## job 101
Design rv32_core, start of the top module:
module rv32_core (
  input logic clk,
  input logic rst_n,
  output logic [31:0] imem_addr,
  input logic [31:0] imem_rdata,
  output logic dmem_valid,
  output logic dmem_we,
  output logic [31:0] dmem_addr,
  output logic [31:0] dmem_wdata,
  output logic [3:0] dmem_wstrb,
  input logic dmem_ready,
  input logic [31:0] dmem_rdata,
  output logic mmio_we,
  output logic [31:0] mmio_addr,
  output logic [31:0] mmio_wdata,
  input logic [31:0] mmio_rdata
);
  logic [31:0] pc_q, pc_d;
  logic [31:0] if_pc4;
  logic [31:0] if_instr;
  logic ifid_valid_q, ifid_valid_d;
  logic [31:0] ifid_pc_q, ifid_pc_d;
  logic [31:0] ifid_instr_q, ifid_instr_d;
  rv32_pkg::idex_t idex_q;
  rv32_pkg::idex_t idex_d;
  rv32_pkg::exmem_t exmem_q;
  rv32_pkg::exmem_t exmem_d;
  rv32_pkg::memwb_t memwb_q;
  rv32_pkg::memwb_t memwb_d;
  logic [4:0] rs1, rs2, rd;
  logic [31:0] rs1_val, rs2_val;
  logic dec_regwrite, dec_memread, dec_memwrite;
  logic [1:0] dec_mem_size;
  logic dec_mem_sign;
  rv32_pkg::wb_sel_e dec_wb_sel;
  rv32_pkg::alu_op_e dec_alu_op;
  logic dec_alu_src_imm;
  logic dec_is_branch, dec_is_jal, dec_is_jalr;
  logic [2:0] dec_br_funct3;
  ...
==> flow/config.mk <==
export PLATFORM = sky130hd
export DESIGN_NAME = rv32_core
export DESIGN_NICKNAME = rv32_core
export VERILOG_FILES = /design/flow/design.v
export SDC_FILE = /design/flow/constraint.sdc
export NUM_CORES = 4
export LEC_CHECK = 0
export CAP_MARGIN = 20
export CORE_MARGIN = 2
export CORE_UTILIZATION = 40
export PLACE_DENSITY = 0.6
export SLEW_MARGIN = 20
==> flow/constraint.sdc <==
create_clock -name core_clock -period 7.63 [get_ports {clk}]
set_input_delay 1.5260 -clock core_clock [delete_from_list [all_inputs] [get_ports {clk}]]
set_output_delay 1.5260 -clock core_clock [all_outputs]
set_load 0.01 [all_outputs]
run.sh (not shown) runs the stock make flow with config.mk's settings and CLKGATE_MAP_FILE=.
#### Input delta (job 102 over job 101)
- CORE_UTILIZATION changed from 40 to 58
- PLACE_DENSITY removed (was 0.6)
- SETUP_SLACK_MARGIN newly set to -0.16
- CTS_CLUSTER_SIZE newly set to 40
- the clock period (ns, I/O delays scaled along) changed from 7.63 to 4.97
Results
Job 102 had finished all stages when the layout checks came back failing, citing negative setup slack.
Diff job 101 -> job 102 | number of resized instances in the post-cts repair step | increase of 201
Via total after detailed routing for job 102: about 15% up relative to job 101
The number of buffers inserted during clock tree synthesis of job 102 falls short of that of job 101 by 7.
Here is what was changed in the inputs of job 103 compared with job 102.
- CORE_UTILIZATION changed from 58 to 72
- SETUP_SLACK_MARGIN removed (was -0.16)
- CTS_CLUSTER_SIZE removed (was 40)
- ABC_AREA newly set to 1
- PLACE_DENSITY newly set to 0.6
- the clock period (ns, I/O delays scaled along) changed from 4.97 to 2.02
==> comparison <==
[job 102] flow finished | final checks: failed | reasons: negative setup slack
Tool error GRT-0116 stopped job 103 during global routing (5_1_grt); no final results.
Delta (job 103 minus job 102): compound-cell area share of the yosys netlist increased 8.0 points; core utilization at floorplan saw an increase.
Per the comparison of job 103 with job 102, setup slack at placement went down; area of the die decreased by 16% relative to the old numbers; area fraction in mux cells went down by 20 points; chip area in the Yosys report went up; number of CTS-inserted buffers fell by 3.
Measured against job 103, the number of cell instances after yosys synthesis of job 102 comes out at 0.64 times the reference value.
Job 103 — share of the synthesized netlist area taken by xor and xnor gates 0.53 points lower, job 102 as reference
Going from job 102 to job 103, register share after synthesis went down 1.7 points; area after synthesis went up 3100 um2.
#### Input delta (job 104 over job 103)
- CORE_UTILIZATION: 72 -> 24
- ABC_AREA: 1 -> unset
- CTS_CLUSTER_DIAMETER: unset -> 100
- TNS_END_PERCENT: unset -> 85
- PLACE_DENSITY: 0.6 -> 0.88
- SLEW_MARGIN: 20 -> 35
- CORE_ASPECT_RATIO: unset -> 1.51
- GPL_ROUTABILITY_DRIVEN: unset -> 1
- CELL_PAD_IN_SITES_GLOBAL_PLACEMENT: unset -> 1
- the clock period (ns, I/O delays scaled along): 2.02 -> 8.66
==> results <==
Diff job 103 -> job 104 | half-perimeter wire length after detailed placement | down slightly
Post-placement cell area ends up lower on job 104.
Note that the number of cells produced by synthesis recorded for job 104 amounts to 0.64 times the value seen in job 103.
Job 104 has completed all stages; timing, DRC and antenna checks passed.
Final weighted congestion in routability-driven placement, job 104 vs job 103: down by more than 10%

---

Starting RTL as in the previous note.
==> flow/config.mk <==
export PLATFORM = sky130hd
export DESIGN_NAME = rv32_core
export DESIGN_NICKNAME = rv32_core
export VERILOG_FILES = /design/flow/design.v
export SDC_FILE = /design/flow/constraint.sdc
export NUM_CORES = 4
export LEC_CHECK = 0
export CAP_MARGIN = 20
export CORE_MARGIN = 2
export CORE_UTILIZATION = 65
export CTS_CLUSTER_SIZE = 40
export MAX_ROUTING_LAYER = met4
export SETUP_SLACK_MARGIN = 0.06
export SLEW_MARGIN = 20
==> flow/constraint.sdc <==
create_clock -name core_clock -period 4.97 [get_ports {clk}]
set_input_delay 0.9940 -clock core_clock [delete_from_list [all_inputs] [get_ports {clk}]]
set_output_delay 0.9940 -clock core_clock [all_outputs]
set_load 0.01 [all_outputs]
The first run ended with an error in global routing (5_1_grt).
Rerun with:
==> flow/config.mk (replaced) <==
export PLATFORM = sky130hd
export DESIGN_NAME = rv32_core
export DESIGN_NICKNAME = rv32_core
export VERILOG_FILES = /design/flow/design.v
export SDC_FILE = /design/flow/constraint.sdc
export NUM_CORES = 4
export LEC_CHECK = 0
export ABC_AREA = 1
export CAP_MARGIN = 20
export CELL_PAD_IN_SITES_DETAIL_PLACEMENT = 2
export CELL_PAD_IN_SITES_GLOBAL_PLACEMENT = 3
export CORE_MARGIN = 7
export CORE_UTILIZATION = 40
export GPL_TIMING_DRIVEN = 0
export HOLD_SLACK_MARGIN = 0.16
export MAX_ROUTING_LAYER = met4
export PLACE_DENSITY = 0.6
export SLEW_MARGIN = 35
==> flow/constraint.sdc (replaced) <==
create_clock -name core_clock -period 8.0 [get_ports {clk}]
set_input_delay 1.6000 -clock core_clock [delete_from_list [all_inputs] [get_ports {clk}]]
set_output_delay 1.6000 -clock core_clock [all_outputs]
set_load 0.01 [all_outputs]
The new run failed in global routing (5_1_grt).
Die size is higher by about 75%.
Synthesized cell count went up by about 55%.
Synthesized area rose by 3.7%.
Rerun with:
==> flow/config.mk (replaced) <==
export PLATFORM = sky130hd
export DESIGN_NAME = rv32_core
export DESIGN_NICKNAME = rv32_core
export VERILOG_FILES = /design/flow/design.v
export SDC_FILE = /design/flow/constraint.sdc
export NUM_CORES = 4
export LEC_CHECK = 0
export CAP_MARGIN = 20
export CORE_MARGIN = 2
export CORE_UTILIZATION = 72
export CTS_CLUSTER_DIAMETER = 375
export CTS_CLUSTER_SIZE = 33
export PLACE_DENSITY_LB_ADDON = 0.0
export SETUP_SLACK_MARGIN = 1.15
export SLEW_MARGIN = 20
==> flow/constraint.sdc (replaced) <==
create_clock -name core_clock -period 4.32 [get_ports {clk}]
set_input_delay 0.8640 -clock core_clock [delete_from_list [all_inputs] [get_ports {clk}]]
set_output_delay 0.8640 -clock core_clock [all_outputs]
set_load 0.01 [all_outputs]
Effect: Now the flow died in clock tree synthesis (4_1_cts). Area after synthesis came out lower by 3.6%. Synthesized cell count came out lower by 36%. Die size came out lower by 48%.
Rerun with:
--- a/flow/config.mk
+++ b/flow/config.mk
@@ -9,7 +9,4 @@
 export CORE_MARGIN = 2
-export CORE_UTILIZATION = 72
-export CTS_CLUSTER_DIAMETER = 375
-export CTS_CLUSTER_SIZE = 33
-export PLACE_DENSITY_LB_ADDON = 0.0
-export SETUP_SLACK_MARGIN = 1.15
+export CORE_UTILIZATION = 17
+export PLACE_DENSITY = 0.6
 export SLEW_MARGIN = 20
==> flow/constraint.sdc (replaced) <==
create_clock -name core_clock -period 12.0 [get_ports {clk}]
set_input_delay 2.4000 -clock core_clock [delete_from_list [all_inputs] [get_ports {clk}]]
set_output_delay 2.4000 -clock core_clock [all_outputs]
set_load 0.01 [all_outputs]
Result: Now the flow ran to the end with no violations; die size goes up to 4.2 times its value; synthesized area is unchanged; synthesized cell count does not change.
Rerun with:
--- a/flow/config.mk
+++ b/flow/config.mk
@@ -8,5 +8,13 @@
 export CAP_MARGIN = 20
+export CELL_PAD_IN_SITES_GLOBAL_PLACEMENT = 3
+export CORE_ASPECT_RATIO = 0.86
 export CORE_MARGIN = 2
-export CORE_UTILIZATION = 17
-export PLACE_DENSITY = 0.6
-export SLEW_MARGIN = 20
+export CORE_UTILIZATION = 24
+export CTS_CLUSTER_DIAMETER = 112
+export GPL_ROUTABILITY_DRIVEN = 1
+export HOLD_SLACK_MARGIN = 0.08
+export MIN_ROUTING_LAYER = met1
+export PLACE_DENSITY = 0.88
+export SETUP_SLACK_MARGIN = 2.25
+export SLEW_MARGIN = 35
+export TNS_END_PERCENT = 85
==> flow/constraint.sdc (replaced) <==
create_clock -name core_clock -period 8.66 [get_ports {clk}]
set_input_delay 1.7320 -clock core_clock [delete_from_list [all_inputs] [get_ports {clk}]]
set_output_delay 1.7320 -clock core_clock [all_outputs]
set_load 0.01 [all_outputs]
- final cell count goes down by 13%
- routed wire length went up by 1.9%
- worst setup slack is worse by 1.8 ns
- global-route usage climbs by 6.1 points
- register-to-register slack is worse by 1.8 ns
- maximum frequency grows by 25%
- sequential share of layout area went up by 0.40 points
- critical path depth shrinks by 1
- flip-flop count stays the same
- synthesized cell count does not change
- combinational power went up by 40%

---

## job 3314
Starting RTL as in the previous note.
Settings: LEC_CHECK=0, CAP_MARGIN=20, CORE_MARGIN=2, CORE_UTILIZATION=55, CTS_CLUSTER_SIZE=37, SETUP_SLACK_MARGIN=1.16, SLEW_MARGIN=20, TNS_END_PERCENT=5; clock period 4.24 ns.
The final report for job 3314 shows a completed flow and a layout that fails verification, specifically negative setup slack.
--- input diff job 3314..job 8926 ---
- changing TNS_END_PERCENT from 5 to 100
- changing CTS_CLUSTER_SIZE from 37 to 33
- changing CORE_UTILIZATION from 55 to 72
- changing SLEW_MARGIN from 20 to 35
- setting PLACE_DENSITY to 0.42 for the first time
- setting CTS_CLUSTER_DIAMETER to 91 for the first time
- changing SETUP_SLACK_MARGIN from 1.16 to -0.19
- changing the clock period (ns, I/O delays scaled along) from 4.24 to 4.32
### Flow results
Looking at job 3314 and job 8926, the mean post-synth cell area is a wash. Stage in which a tool error killed job 8926: 4_1_cts. As far as flip-flop and latch count after synthesis goes, job 3314 and job 8926 are indistinguishable; the numbers are identical. Diff job 3314 -> job 8926: worst-case setup slack after placement lost 0.11 ns, die area lost 23%.
Relative to job 8926, the following input files were edited for job 6109:
- CTS_CLUSTER_DIAMETER changed from 91 to 95
- TNS_END_PERCENT removed (was 100)
- CAP_MARGIN changed from 20 to 0
- PLACE_DENSITY_LB_ADDON newly set to 0.0
- SETUP_SLACK_MARGIN changed from -0.19 to 0.59
- CORE_ASPECT_RATIO newly set to 1.41
- SLEW_MARGIN changed from 35 to 20
- PLACE_DENSITY removed (was 0.42)
- ABC_AREA newly set to 1
- CTS_CLUSTER_SIZE changed from 33 to 10
- the clock period (ns, I/O delays scaled along) changed from 4.32 to 2.02
Results
Each of job 8926 and job 6109 falls short of a clean finish. Job 6109 did not run to completion, as it errored out during 5_1_grt. Going from job 8926 to job 6109, worst slack at placement has decreased; post-synthesis instance area +3100 µm². In job 6109, area fraction in compound gates after synthesis is higher than in job 8926. As of job 6109, cell count after placement had risen by more than a quarter compared to job 8926. Between job 8926 and job 6109, register area share after synthesis is higher for job 8926, job 6109 comes in under that. Going from job 8926 to job 6109, average cell area after synthesis shrank by more than a quarter.
[inputs] job 4436 vs job 6109
- CAP_MARGIN: 0 -> 40
- HOLD_SLACK_MARGIN: unset -> 0.28
- CORE_ASPECT_RATIO: 1.41 -> unset
==> results <==
From job 4436 to job 6109, simple logic cell fraction of the synthesized area did not move at all.
Compared job 6109 against job 4436; number of cells after detailed placement within noise.
Compare job 6109 and job 4436 | number of buffers created by CTS higher: job 6109
Relative to job 6109, the count of hold buffers inserted by post-cts repair of job 4436 is higher by 17.
Starting density of the core across job 6109 and job 4436: no real change.
Compared with job 6109, in job 4436 die size roughly the same, die boundary width higher.
Stage in which a tool error killed job 4436: 5_1_grt.
No activity file was given, so power comes from the tool's default toggle rates.
